== raven ==
Design EC_TOP, start of the top module:
module EC_TOP(
    clk, rst_n, in_valid,
    in_Px, in_Py, in_Qx, in_Qy, in_prime, in_a,
    out_valid, out_Rx, out_Ry
);
For scale: about 52 I/O pins.
clock: 105.0 ns
lec_check: 0
abc_area: 0
cap_margin: 0
cell_pad_in_sites_detail_placement: 0
cell_pad_in_sites_global_placement: 2
core_margin: 2
core_utilization: 47
gpl_routability_driven: 0
min_routing_layer: met1
place_density_lb_addon: 0.23
slew_margin: 35
run.sh (not shown) runs the stock make flow with config.mk's settings and CLKGATE_MAP_FILE=.
Input changes introduced in onyx (baseline for comparison: raven):
Settings: CORE_UTILIZATION: 47 -> 70; ABC_AREA: 0 -> unset; SLEW_MARGIN: 35 -> 20; CELL_PAD_IN_SITES_GLOBAL_PLACEMENT: 2 -> unset; GPL_ROUTABILITY_DRIVEN: 0 -> unset; MIN_ROUTING_LAYER: met1 -> unset; CAP_MARGIN: 0 -> 20; PLACE_DENSITY_LB_ADDON: 0.23 -> unset; CELL_PAD_IN_SITES_DETAIL_PLACEMENT: 0 -> unset; the clock period (ns, I/O delays scaled along): 105.0 -> 117.0.
Findings:
- Tally of filler cells in the layout (lower): onyx
- Count of cell instances traversed by the critical path sits lower in onyx than in raven.
- In the metrics for onyx and raven, the one carrying the lower detailed-route vias per instance is raven.
- Summary: number of vias after detailed routing, onyx worse than raven
- Data arrival time of the worst path (lower): raven
- Looking at global-route wire length before repair across onyx and raven, the one that comes out higher is raven.
#### Input delta (lagoon over onyx)
Settings: SETUP_SLACK_MARGIN newly set to 5.0; PLACE_DENSITY newly set to 0.42; CORE_UTILIZATION changed from 70 to 72; TNS_END_PERCENT newly set to 20; ABC_AREA newly set to 1; the clock period (ns, I/O delays scaled along) changed from 117.0 to 62.4.
--- outcome ---
Reported for lagoon and onyx, total of buffers placed on input and output ports turned out identical to the last digit.
lagoon ended up with a higher post-synthesis chip area from yosys than onyx did.
Compared with onyx, in lagoon area fraction in xor and xnor cells decreased 1.4 points, cell total in the yosys stat output has increased, worst-path maximum fanout went down 23, count of cell instances traversed by the critical path higher.
On lagoon: post-route cell area is 0.0038 mm^2 higher than what onyx gave.
Setup WNS onyx -> lagoon: worse

* * *

tundra:
EC_TOP again, from the RTL that the note above started with.
clock: 42.2 ns
lec_check: 0
abc_area: 1
cap_margin: 0
core_margin: 3
core_utilization: 43
cts_cluster_diameter: 264
cts_cluster_size: 55
gpl_timing_driven: 0
hold_slack_margin: 0.2
setup_slack_margin: 5.0
slew_margin: 0
tns_end_percent: 5
Complete run, failing final checks: tundra, reason negative setup slack.
Input-level comparison between quartz and tundra:
- CTS_CLUSTER_DIAMETER no longer set, was 264
- SLEW_MARGIN now 40, was 0
- SETUP_SLACK_MARGIN now 0.16, was 5.0
- ABC_AREA no longer set, was 1
- CORE_MARGIN now 2, was 3
- CORE_UTILIZATION now 71, was 43
- HOLD_SLACK_MARGIN now -0.07, was 0.2
- GPL_TIMING_DRIVEN now 1, was 0
- the clock period (ns, I/O delays scaled along) now 60.9, was 42.2
### Flow results
Fill cell instance count of the final layout in quartz vs tundra: down 3612
From the logs: quartz reached the end of the flow and failed the layout checks with negative setup slack.
The run showing the smaller global-route met2 utilization is tundra.
Number of non-clock buffers in the layout (lower): quartz
quartz -> tundra: register area flat
[compare] base=tundra new=quartz: final antenna diode count shows an increase of 1; netlist area before placement shows a reduction of about 2.5%; routed via count shows an increase of 1380; net count after synthesis shows a reduction of 581; proportion of cell area spent on the clock network shows no meaningful change.
In the flow results for tundra and quartz, the worst relative slew slack is larger on quartz.
Edits applied to the flow inputs when going from quartz to ember:
- clearing GPL_TIMING_DRIVEN, which used to be 1
- clearing TNS_END_PERCENT, which used to be 5
- clearing CTS_CLUSTER_SIZE, which used to be 55
- swapping 40 for 20 in SLEW_MARGIN
- swapping 0 for 20 in CAP_MARGIN
- swapping 71 for 40 in CORE_UTILIZATION
- clearing HOLD_SLACK_MARGIN, which used to be -0.07
- clearing SETUP_SLACK_MARGIN, which used to be 0.16
- swapping 60.9 for 72.4 in the clock period (ns, I/O delays scaled along)
[summary]
- ember reached the end of the flow, and the finished layout is clean on the timing, DRC and antenna checks.
- Re setup slack: quartz was lower than ember.
- Diff quartz -> ember: count of vias placed by the detailed router moved down, biggest fanout along the worst timing path moved up.
- Sort ember and quartz by area share of buffers outside the clock network desc -> top: quartz
- The run showing the greater utilization is quartz.
- The total routed wirelength of ember is lower than that of quartz.
- Summary of the comparison: clock-buffer cell count is lower in ember, relative to quartz.
- Floorplan check, ember vs quartz: die outline larger in ember
Relative to ember, the following input files were edited for juniper:
- CORE_UTILIZATION changed from 40 to 64
Notes after the runs:
- From ember to juniper the numbers moved as follows: routed wire length grew by 2.2%; number of nets in the layout held steady.
- [compare] base=ember new=juniper: required time of the worst setup path roughly the same, upper clock frequency limit lower.
- The lower detailed route wirelength on metal2 of juniper and ember is in ember.

* * *

EC_TOP again, from the RTL that the note above started with.
## EC_TOP
module EC_TOP(
    clk, rst_n, in_valid,
    in_Px, in_Py, in_Qx, in_Qy, in_prime, in_a,
    out_valid, out_Rx, out_Ry
);
input clk, rst_n, in_valid;
input [6-1:0] in_Px, in_Py, in_Qx, in_Qy, in_prime, in_a;
output reg out_valid;
output reg [6-1:0] out_Rx, out_Ry;
localparam S_IDLE = 0;
localparam S_IN_DATA = 1;
localparam S_P_ADD = 2;
localparam S_P_DOU = 3;
localparam S_XR_YR = 4;
localparam S_OUT = 5;
parameter IP_WIDTH = 6;
reg [2:0] current_state, next_state;
reg [3:0] cnt_s_p;
reg [2:0] cnt_xr_yr;
reg [5:0] px_reg;
reg [5:0] py_reg;
reg [5:0] qx_reg;
reg [5:0] qy_reg;
reg [5:0] a_reg;
reg [5:0] prime_reg;
wire [5:0] p_sub_xp;
wire [5:0] p_sub_yp;
wire [5:0] p_sub_xq;
wire [5:0] p_sub_xr;
wire [6:0] xq_xp1;
wire [6:0] yq_yp1;
wire [7:0] xr_w;
wire [6:0] xp2_3_a;
reg [5:0] xr_reg ;
reg [5:0] s_reg;
reg [11:0] mod_in;
wire [5:0] mod_out;
reg [IP_WIDTH-1:0]  IN_2;
wire [IP_WIDTH-1:0] OUT_INV;
reg [5:0] yp2_ip;
wire [6:0] xp_xr1;
wire [11:0]mul_out;
reg [5:0] mul_in1, mul_in2;
wire [6:0] s_xp_xr1_yp1;
always@(posedge clk or negedge rst_n) begin
    if(!rst_n)
        current_state <= S_IDLE;
    else
        current_state <= next_state;
end
always@(*) begin
    case (current_state)
        S_IDLE:    next_state = in_valid? S_IN_DATA:S_IDLE;
        S_IN_DATA: next_state = (px_reg==qx_reg && py_reg==qy_reg)? S_P_DOU:S_P_ADD;
        S_P_ADD:   next_state = (cnt_s_p==4)? S_XR_YR:S_P_ADD;
        S_P_DOU:   next_state = (cnt_s_p==8)? S_XR_YR:S_P_DOU;
        S_XR_YR:   next_state = (cnt_xr_yr==6)? S_OUT:S_XR_YR;
        S_OUT:     next_state = S_IDLE;
        default: next_state = S_IDLE;
    endcase
end
always @(posedge clk or negedge rst_n) begin
    if (!rst_n) 
        cnt_s_p <= 0;    
    else begin
        if(current_state==S_P_ADD && cnt_s_p<=3)
            cnt_s_p <= cnt_s_p + 1;
        else if(current_state==S_P_DOU && cnt_s_p<=7)
            cnt_s_p <= cnt_s_p + 1;
  ...
make LEC_CHECK=0 ABC_AREA=1 CAP_MARGIN=20 CORE_ASPECT_RATIO=0.5 CORE_MARGIN=2 CORE_UTILIZATION=72 CTS_CLUSTER_DIAMETER=397 CTS_CLUSTER_SIZE=92 PLACE_DENSITY=0.41 SETUP_SLACK_MARGIN=4.08 SLEW_MARGIN=20 finish   # period 30.3 ns
The starting point stopped in global routing with GRT-0116.
Change:
Settings changed: ABC_AREA 1 to unset, CORE_ASPECT_RATIO 0.5 to unset, CORE_UTILIZATION 72 to 66, CTS_CLUSTER_DIAMETER 397 to unset, CTS_CLUSTER_SIZE 92 to unset, PLACE_DENSITY 0.41 to unset, SETUP_SLACK_MARGIN 4.08 to unset.
Clock period 30.3 ns to 25.0 ns, I/O delays scaled along.
Result: The changed run never finished: it broke off in global routing with GRT-0232. Synthesized area is lower by 2.5%. Die size rose by about 6%. Synthesized cell count came out lower by about 16%.

* * *

Starting RTL as in the previous note.
clock: 77.0 ns
lec_check: 0
abc_area: 1
cap_margin: 10
cell_pad_in_sites_detail_placement: 0
core_aspect_ratio: 0.69
core_margin: 8
core_utilization: 40
cts_cluster_diameter: 51
gpl_routability_driven: 1
min_routing_layer: met2
slew_margin: 40
tns_end_percent: 5
The starting point finished with DRC left.
Edit:
Settings changed: ABC_AREA 1 to default, CAP_MARGIN 10 to 20, CELL_PAD_IN_SITES_DETAIL_PLACEMENT 0 to default, CORE_ASPECT_RATIO 0.69 to default, CORE_MARGIN 8 to 2, CORE_UTILIZATION 40 to 65, CTS_CLUSTER_DIAMETER 51 to default, GPL_ROUTABILITY_DRIVEN 1 to default, MIN_ROUTING_LAYER met2 to default, SLEW_MARGIN 40 to 20, TNS_END_PERCENT 5 to default.
Clock period 77.0 ns to 60.6 ns, I/O delays scaled along.
Result: The changed run finished with setup timing left. Design area climbs by 9.6%. Critical path depth drops by 34. Routed wire length climbs by 4.8%. Via count drops by 25%. Sequential share of layout area drops by 0.88 points. Setup slack degrades by 12 ns. Synthesized cell count drops by 16%. Sequential cell count is unchanged.
Edit:
Settings changed: CORE_UTILIZATION 65 to 40, SETUP_SLACK_MARGIN from default to -1.47.
Clock period 60.6 ns to 72.4 ns, I/O delays scaled along.
=> With this change the flow went through all stages and came out clean. Synthesized cell count is unchanged. Via count goes down by roughly a tenth. Non-clock buffer count goes down by 233.
Edit:
Settings changed: ABC_AREA from default to 1, CELL_PAD_IN_SITES_DETAIL_PLACEMENT from default to 2, CORE_MARGIN 2 to 8, GPL_ROUTABILITY_DRIVEN from default to 0, MIN_ROUTING_LAYER from default to met2, SETUP_SLACK_MARGIN -1.47 to default.
Clock period 72.4 ns to 77.0 ns, I/O delays scaled along.
Result:
- Now the flow failed in global routing with GRT-0116
- die area came out higher by 12%
- synthesized area came out higher by 2.6%
- synthesized cell count came out higher by 19%
Edit:
Settings changed: ABC_AREA 1 to default, CELL_PAD_IN_SITES_DETAIL_PLACEMENT 2 to default, CORE_MARGIN 8 to 2, CORE_UTILIZATION 40 to 65, GPL_ROUTABILITY_DRIVEN 0 to default, MIN_ROUTING_LAYER met2 to default.
Clock period 77.0 ns to 59.2 ns, I/O delays scaled along.
After rerunning: The changed run finished but failed the layout checks on setup timing. Area after synthesis goes down by a few percent. Die size goes down by well over a third. Synthesized cell count goes down by about a fifth.
